build 44:
// ALU_Top
module ALU_Top #(parameter width = 16 ,
                   Arith_width = width + width ,
                   Logic_width = width,	
                   CMP_width   = width,
                   Shift_width = width)(
input wire [width-1:0] A,
input wire [width-1:0] B,
input wire CLK,
input wire RST,
input wire [3:0] ALU_FUN,
output wire [Arith_width-1:0]  Arith_OUT,
output wire                    Carry_OUT,
output wire                    Arith_Flag,
output wire [Logic_width-1:0]  Logic_OUT,  
output wire                    Logic_Flag,
output wire [CMP_width-1:0]    CMP_OUT,    
output wire                    CMP_Flag,
output wire [Shift_width-1:0]  Shift_OUT,
output wire                    Shift_Flag
);
Size: about 6,300 cells after synthesis, roughly 71 flip-flops, roughly 120 I/O pins.
Settings: LEC_CHECK=0, CAP_MARGIN=0, CELL_PAD_IN_SITES_DETAIL_PLACEMENT=1, CORE_ASPECT_RATIO=0.83, CORE_MARGIN=2, CORE_UTILIZATION=18, CTS_CLUSTER_DIAMETER=388, GPL_TIMING_DRIVEN=0, PLACE_DENSITY_LB_ADDON=0.08, SLEW_MARGIN=20, TNS_END_PERCENT=60; clock period 154.0 ns.
run.sh (not shown) runs the stock make flow with config.mk's settings and CLKGATE_MAP_FILE=.
Changes in build 50 relative to build 44:
- an added PLACE_DENSITY of 0.64
- an added MAX_ROUTING_LAYER of met4
- a change of CTS_CLUSTER_DIAMETER from 388 to 359
- a change of CORE_ASPECT_RATIO from 0.83 to 0.81
- a change of GPL_TIMING_DRIVEN from 0 to 1
- an added CTS_CLUSTER_SIZE of 85
- an added ABC_AREA of 1
- a change of CORE_UTILIZATION from 18 to 72
- a change of TNS_END_PERCENT from 60 to 45
- a change of CELL_PAD_IN_SITES_DETAIL_PLACEMENT from 1 to 0
- a deleted PLACE_DENSITY_LB_ADDON that had been 0.08
### Flow results
Build 50 ended up with a lower synthesized area than build 44 did.
Compared with build 44, buffer-and-inverter tally for the worst setup path in build 50 increased by more than a quarter.
A capture point of the worst path of u_arithmatic.Arith_OUT[22] is what build 44 shows, while u_arithmatic.Carry_OUT belongs to build 50.
In build 50, simple-gate share of the synthesized area is higher than in build 44.
Taking build 44 over build 50, the highest attainable clock frequency ratio works out to 0.848.
Relative to build 44, cell depth of the worst setup path increased by 233 in build 50.
The ratio of routed vias to standard cells in build 50 was higher than what build 44 gave.
#### Input delta (build 75 over build 50)
- clearing ABC_AREA, which used to be 1
- swapping 85 for 100 in CTS_CLUSTER_SIZE
- swapping 0.64 for 0.67 in PLACE_DENSITY
- swapping 72 for 23 in CORE_UTILIZATION
- swapping 20 for 5 in SLEW_MARGIN
- swapping 45 for 50 in TNS_END_PERCENT
- clearing MAX_ROUTING_LAYER, which used to be met4
- clearing CTS_CLUSTER_DIAMETER, which used to be 359
## What came out
Re number of inserted diodes: build 75 and build 50 aren't equal, and the lower value belongs to build 75.
Critical path depth | build 75 below build 50
Met3 demand-to-capacity share in global routing (build 75 over build 50): decrease, 12 points
--- input diff build 75..build 41 ---
- a change of CTS_CLUSTER_SIZE from 100 to 85
- a change of SLEW_MARGIN from 5 to 20
- a change of TNS_END_PERCENT from 50 to 45
- an added ABC_AREA of 1
- a change of CORE_UTILIZATION from 23 to 71
- an added CTS_CLUSTER_DIAMETER of 359
- an added MAX_ROUTING_LAYER of met4
- a change of PLACE_DENSITY from 0.67 to 0.63
==> results <==
Comparing build 41 and build 75, the higher multi-input gate share of the layout cell area was measured on build 75.
Build 41 vs build 75 on worst setup slack: build 41 is the higher one.
[build 41] gate count after technology mapping rose 11% relative to build 75
sky130_fd_sc_hd__o31ai_1 as the slowest cell on the critical path was reported by build 75, and sky130_fd_sc_hd__inv_1 by build 41.
Build 41 vs build 75, top routing layer in use: met4 vs met5
Summary of build 41 over build 75: total detailed-routing wirelength -23%, total standard cell area after synthesis -3.3%, data arrival time of the critical path -320 ps.
Data required time of the worst path for build 41: 20 ps up relative to build 75
Setup changes, build 41 to build 17
- changing CTS_CLUSTER_SIZE from 85 to 100
- changing PLACE_DENSITY from 0.63 to 0.67
- removing MAX_ROUTING_LAYER (formerly met4)
- removing ABC_AREA (formerly 1)
- changing TNS_END_PERCENT from 45 to 50
- changing SLEW_MARGIN from 20 to 5
- changing CTS_CLUSTER_DIAMETER from 359 to 336
- changing CORE_UTILIZATION from 71 to 56
- changing CORE_ASPECT_RATIO from 0.81 to 0.5
## What came out
- In summary, build 17 completed successfully, with a layout that passed the timing, DRC and antenna checks.
- On via count, build 41 beats build 17.
- Taking build 41 as the reference, in build 17 number of rows in the core area went down 8; delay contributed by the slowest stage of the critical path grew by 230 ps.
- A cell at the slowest stage of the critical path of sky130_fd_sc_hd__inv_1 is what build 41 shows, while sky130_fd_sc_hd__o31ai_1 belongs to build 17.


ALU_Top again, from the RTL that the note above started with.
==> flow/config.mk <==
export PLATFORM = sky130hd
export DESIGN_NAME = ALU_Top
export DESIGN_NICKNAME = ALU_Top
export VERILOG_FILES = /design/flow/design.v
export SDC_FILE = /design/flow/constraint.sdc
export NUM_CORES = 4
export LEC_CHECK = 0
export CAP_MARGIN = 25
export CELL_PAD_IN_SITES_DETAIL_PLACEMENT = 0
export CORE_ASPECT_RATIO = 0.81
export CORE_MARGIN = 2
export CORE_UTILIZATION = 58
export GPL_TIMING_DRIVEN = 1
export SLEW_MARGIN = 20
export TNS_END_PERCENT = 50
==> flow/constraint.sdc <==
create_clock -name core_clock -period 77.1 [get_ports {CLK}]
set_input_delay 15.4200 -clock core_clock [delete_from_list [all_inputs] [get_ports {CLK}]]
set_output_delay 15.4200 -clock core_clock [all_outputs]
set_load 0.01 [all_outputs]
The starting point never finished: it broke off in global routing (5_1_grt) on GRT-0232.
Then changed:
Settings changed: CAP_MARGIN 25 to 20, CELL_PAD_IN_SITES_DETAIL_PLACEMENT 0 to not set, CORE_ASPECT_RATIO 0.81 to not set, GPL_TIMING_DRIVEN 1 to not set, TNS_END_PERCENT 50 to not set.
Clock period 77.1 ns to 51.6 ns, I/O delays scaled along.
Result: The changed run aborted during global routing (5_1_grt) on GRT-0232; synthesized cell count stays the same; area after synthesis stays the same; die size is about the same.
Then changed:
Settings changed: ABC_AREA set to 1, CORE_UTILIZATION 58 to 69.
Clock period 51.6 ns to 41.7 ns, I/O delays scaled along.
This time the run failed in clock tree synthesis (4_1_cts).
Die area drops by 18%.
Area after synthesis drops by about 3.3%.
Synthesized cell count climbs by about 11%.
Then changed:
Settings changed: CORE_UTILIZATION 69 to 72, CTS_CLUSTER_SIZE set to 10, PLACE_DENSITY set to 0.37.
=> Now the flow never finished: it broke off in detailed placement (3_5_place_dp) with DPL-0038; area after synthesis does not change; die size goes down by 4.1%; synthesized cell count stays the same.


== run A ==
ALU_Top again, from the RTL that the note above started with.
## ALU_Top
module ALU_Top #(parameter width = 16 ,
                   Arith_width = width + width ,
                   Logic_width = width,	
                   CMP_width   = width,
                   Shift_width = width)(
input wire [width-1:0] A,
input wire [width-1:0] B,
input wire CLK,
input wire RST,
input wire [3:0] ALU_FUN,
output wire [Arith_width-1:0]  Arith_OUT,
output wire                    Carry_OUT,
output wire                    Arith_Flag,
output wire [Logic_width-1:0]  Logic_OUT,  
output wire                    Logic_Flag,
output wire [CMP_width-1:0]    CMP_OUT,    
output wire                    CMP_Flag,
output wire [Shift_width-1:0]  Shift_OUT,
output wire                    Shift_Flag
);
clock: 154.0 ns
lec_check: 0
cap_margin: 0
cell_pad_in_sites_detail_placement: 0
core_aspect_ratio: 1.91
core_margin: 2
core_utilization: 23
cts_cluster_diameter: 331
cts_cluster_size: 100
gpl_timing_driven: 1
place_density: 0.67
slew_margin: 5
tns_end_percent: 20
Run A: done, clean on timing, DRC and antenna
For run B, these inputs were changed with respect to run A:
Settings: an added PLACE_DENSITY_LB_ADDON of 0.08; a change of CORE_ASPECT_RATIO from 1.91 to 1.35; a change of CTS_CLUSTER_SIZE from 100 to 99; a change of CELL_PAD_IN_SITES_DETAIL_PLACEMENT from 0 to 1; a change of CORE_UTILIZATION from 23 to 18; a change of SLEW_MARGIN from 5 to 40; an added MIN_ROUTING_LAYER of met2; a deleted PLACE_DENSITY that had been 0.67; a change of CTS_CLUSTER_DIAMETER from 331 to 388; a change of TNS_END_PERCENT from 20 to 75.
Notes after the runs:
- Run A → run B: highest attainable clock frequency down about 1.2%; wire length of the first global-routing pass increased by 22% relative to the old numbers; buffer count excluding the clock tree in the final layout rose about 8%.
- Going from run A to run B, longest individual stage delay on the worst path shows a reduction of 0.32 ns; global router's overall resource usage up 10 points.
## Diff of input files: run C against run B
Settings: CORE_UTILIZATION changed from 18 to 66; SETUP_SLACK_MARGIN newly set to 5.0; CORE_MARGIN changed from 2 to 10; CTS_CLUSTER_DIAMETER changed from 388 to 38; ABC_AREA newly set to 1; SLEW_MARGIN changed from 40 to 20; MAX_ROUTING_LAYER newly set to met4; TNS_END_PERCENT changed from 75 to 80.
### Flow results
- Tool error DPL-0033 stopped run C during detailed placement; no final results.
- [compare] base=run B new=run C: count of distinct cell types in the synthesized netlist moved down; proportion of synthesized area in mux cells decreased 2.8 points.
- Changes observed in run C relative to run B: starting utilization of the core area higher, chip height lower.
- Delta(core box area, run C - run B) < 0
- On area of the mapped netlist, run C does better than run B.
- Changes observed in run C relative to run B: chip area from the yosys synthesis statistics now smaller, area share of and-or/or-and cells after synthesis saw a decrease.
- Synthesized cell count: lower on run B
- Compared to run B, run C has overall chip area 180000 um^2 lower.
Here is what was changed in the inputs of run D compared with run C.
Settings: CELL_PAD_IN_SITES_DETAIL_PLACEMENT now 0, was 1; CTS_CLUSTER_DIAMETER now 339, was 38; MAX_ROUTING_LAYER no longer set, was met4; PLACE_DENSITY now 0.67, previously not set; TNS_END_PERCENT now 15, was 80; PLACE_DENSITY_LB_ADDON no longer set, was 0.08; CORE_UTILIZATION now 23, was 66; SETUP_SLACK_MARGIN no longer set, was 5.0; CORE_ASPECT_RATIO now 0.5, was 1.35; SLEW_MARGIN now 5, was 20; MIN_ROUTING_LAYER no longer set, was met2; CTS_CLUSTER_SIZE now 100, was 99; ABC_AREA no longer set, was 1; CORE_MARGIN now 2, was 10.
==> comparison <==
Run D: all stages complete, timing, DRC and antenna checks passed
Across both runs, area share of fa/ha/maj cells after synthesis was lower for run D than for run C.
Compare run D and run C | multiplexer share of the synthesized area higher: run D
Summary — area reported by Yosys stat, run D relative to run C: higher, by 3.4%.
Relative to run C, the area after synthesis measured on run D has increased by a few percent.
Die extent in x ended up 160% higher on run D than on run C.
Looking at placeable core area, run D sits 200% above run C.
In run D relative to run C, area of the chip had gone up by more than 100%.
Mean instance size in the synthesized netlist of run D exceeds that of run C by more than 10%.
Measured against each other, run D and run C differ in simple logic cell fraction of the synthesized area, the lower figure coming from run D.
Input changes introduced in run E (baseline for comparison: run D):
Settings: PLACE_DENSITY: 0.67 -> unset; TNS_END_PERCENT: 15 -> 20; CAP_MARGIN: 0 -> 20; CTS_CLUSTER_DIAMETER: 339 -> 382; CELL_PAD_IN_SITES_DETAIL_PLACEMENT: 0 -> unset; GPL_TIMING_DRIVEN: 1 -> unset; SLEW_MARGIN: 5 -> 20; the clock period (ns, I/O delays scaled along): 154.0 -> 95.0.
Notes after the runs:
The length of the first detailed-routing pass in iterations reported for run E is smaller than that of run D by 2. Cell area (run D / run E): 0.895. Run D has a higher worst hold slack than run E.


Starting RTL as in the previous note.
clock: 95.0 ns
lec_check: 0
cap_margin: 20
core_margin: 2
core_utilization: 40
cts_cluster_size: 49
slew_margin: 20
tns_end_percent: 50
Change:
- CORE_UTILIZATION: 40 -> 59
- CTS_CLUSTER_SIZE: 49 -> default
- TNS_END_PERCENT: 50 -> default
- clock period: 95.0 -> 75.6 ns (I/O delays scaled with it)
What happened: The new run failed in global routing; die area went down by a quarter to a third; synthesized area does not change; synthesized cell count stays the same.
Change:
- ABC_AREA: default -> 1
- CORE_UTILIZATION: 59 -> 69
- TNS_END_PERCENT: default -> 40
- clock period: 75.6 -> 146.0 ns (I/O delays scaled with it)
With this change the flow finished clean.
Area after synthesis went down by 3.3%.
Die area is lower by 17%.
Synthesized cell count increases by 11%.
Change:
- CORE_UTILIZATION: 69 -> 72
- TNS_END_PERCENT: 40 -> 5
- clock period: 146.0 -> 41.7 ns (I/O delays scaled with it)
With this change the flow failed in detailed placement.
Synthesized area stays the same.
Synthesized cell count is unchanged.
Die area falls by a few percent.
Change:
- ABC_AREA: 1 -> default
- CORE_UTILIZATION: 72 -> 40
- TNS_END_PERCENT: 5 -> default
- clock period: 41.7 -> 95.0 ns (I/O delays scaled with it)
Outcome: The changed run finished with timing, DRC and antenna clean; area after synthesis rose by 3.4%; synthesized cell count fell by 10%; die area rose by 85%.


Setup of v43:
ALU_Top again, from the RTL that the note above started with.
==> flow/design.v (excerpt) <==
module ALU_Top #(parameter width = 16 ,
                   Arith_width = width + width ,
                   Logic_width = width,	
                   CMP_width   = width,
                   Shift_width = width)(
input wire [width-1:0] A,
input wire [width-1:0] B,
input wire CLK,
input wire RST,
input wire [3:0] ALU_FUN,
output wire [Arith_width-1:0]  Arith_OUT,
output wire                    Carry_OUT,
output wire                    Arith_Flag,
output wire [Logic_width-1:0]  Logic_OUT,  
output wire                    Logic_Flag,
output wire [CMP_width-1:0]    CMP_OUT,    
output wire                    CMP_Flag,
output wire [Shift_width-1:0]  Shift_OUT,
output wire                    Shift_Flag
);
Settings: LEC_CHECK=0, ABC_AREA=1, CAP_MARGIN=25, CELL_PAD_IN_SITES_DETAIL_PLACEMENT=0, CORE_ASPECT_RATIO=0.81, CORE_MARGIN=2, CORE_UTILIZATION=58, GPL_TIMING_DRIVEN=1, HOLD_SLACK_MARGIN=0.29, SLEW_MARGIN=20, TNS_END_PERCENT=50; clock period 70.9 ns.
v43 failed in 5_1_grt with GRT-0232.
Relative to v43, the following input files were edited for v11:
==> flow/config.mk <==
export PLATFORM = sky130hd
export DESIGN_NAME = ALU_Top
export DESIGN_NICKNAME = ALU_Top
export VERILOG_FILES = /design/flow/design.v
export SDC_FILE = /design/flow/constraint.sdc
export NUM_CORES = 4
export LEC_CHECK = 0
export CAP_MARGIN = 20
export CORE_MARGIN = 2
export CORE_UTILIZATION = 58
export SLEW_MARGIN = 20
export TNS_END_PERCENT = 5
==> flow/constraint.sdc <==
create_clock -name core_clock -period 84.7 [get_ports {CLK}]
set_input_delay 16.9400 -clock core_clock [delete_from_list [all_inputs] [get_ports {CLK}]]
set_output_delay 16.9400 -clock core_clock [all_outputs]
set_load 0.01 [all_outputs]
[summary]
v11: flow completed, timing, DRC and antenna clean
When the final numbers for v11 and v43 were put side by side, the synthesized cell count turned out to be greater in v43.
Against v43, v11 reports a simple-gate share of the synthesized area that is lower.
In the metrics for v11 and v43, the one carrying the lower chip area in the Yosys report is v43.
### v11 -> v46
-- flow/config.mk --
<<< v11, line 9
export CORE_MARGIN = 2
export CORE_UTILIZATION = 58
export SLEW_MARGIN = 20
export TNS_END_PERCENT = 5
>>> v46, line 9
export CORE_MARGIN = 2
export CORE_UTILIZATION = 34
export SLEW_MARGIN = 20
==> flow/constraint.sdc <==
create_clock -name core_clock -period 92.7 [get_ports {CLK}]
set_input_delay 18.5400 -clock core_clock [delete_from_list [all_inputs] [get_ports {CLK}]]
set_output_delay 18.5400 -clock core_clock [all_outputs]
set_load 0.01 [all_outputs]
--- outcome ---
| aggregate global-route resource usage | lower: v46 |
v46 does better than v11 on final worst slack.
The instance area at placement in v46 was lower than what v11 gave.
Per the comparison of v46 with v11, arrival time at the worst endpoint has increased; routed wire length has increased; final worst hold slack has increased.
## Diff of input files: v20 against v46
-- flow/config.mk --
<<< v46, line 9
export CORE_MARGIN = 2
export CORE_UTILIZATION = 34
export SLEW_MARGIN = 20
>>> v20, line 9
export CORE_MARGIN = 2
export CORE_UTILIZATION = 72
export PLACE_DENSITY_LB_ADDON = 0.2
export SLEW_MARGIN = 20
==> flow/constraint.sdc <==
create_clock -name core_clock -period 78.2 [get_ports {CLK}]
set_input_delay 15.6400 -clock core_clock [delete_from_list [all_inputs] [get_ports {CLK}]]
set_output_delay 15.6400 -clock core_clock [all_outputs]
set_load 0.01 [all_outputs]
[summary]
Compared v46 against v20; count of library flops with an enable pin within noise. Looking at placer congestion estimate, v20 sits about 15% above v46. Compared with v46, v20 shows cell row count that has gone down by more than a quarter. From v46 to v20 the numbers moved as follows: die boundary height shrank by about 30%; core box area saw a decrease; area of the chip decreased by 0.073 sq mm relative to the old numbers. Core utilization before placement up 38 points in v20 wrt v46. Diff v46..v20 | chip area in the Yosys report | unchanged. FAIL v20 @ 3_5_place_dp: tool exited with error.
Input changes introduced in v1 (baseline for comparison: v20):
-- flow/config.mk --
<<< v20, line 9
export CORE_MARGIN = 2
export CORE_UTILIZATION = 72
export PLACE_DENSITY_LB_ADDON = 0.2
export SLEW_MARGIN = 20
>>> v1, line 9
export CORE_MARGIN = 2
export CORE_UTILIZATION = 40
export SLEW_MARGIN = 20
==> flow/constraint.sdc <==
create_clock -name core_clock -period 92.7 [get_ports {CLK}]
set_input_delay 18.5400 -clock core_clock [delete_from_list [all_inputs] [get_ports {CLK}]]
set_output_delay 18.5400 -clock core_clock [all_outputs]
set_load 0.01 [all_outputs]
Results
v1: PASS, flow complete, no timing, DRC or antenna violations. v20 | ERROR | 3_5_place_dp. Between v20 and v1, the number of rows created at floorplan is higher for v1. Number of cell instances after yosys synthesis: v20 vs v1 identical. Compared with v20, v1 degrades die area.
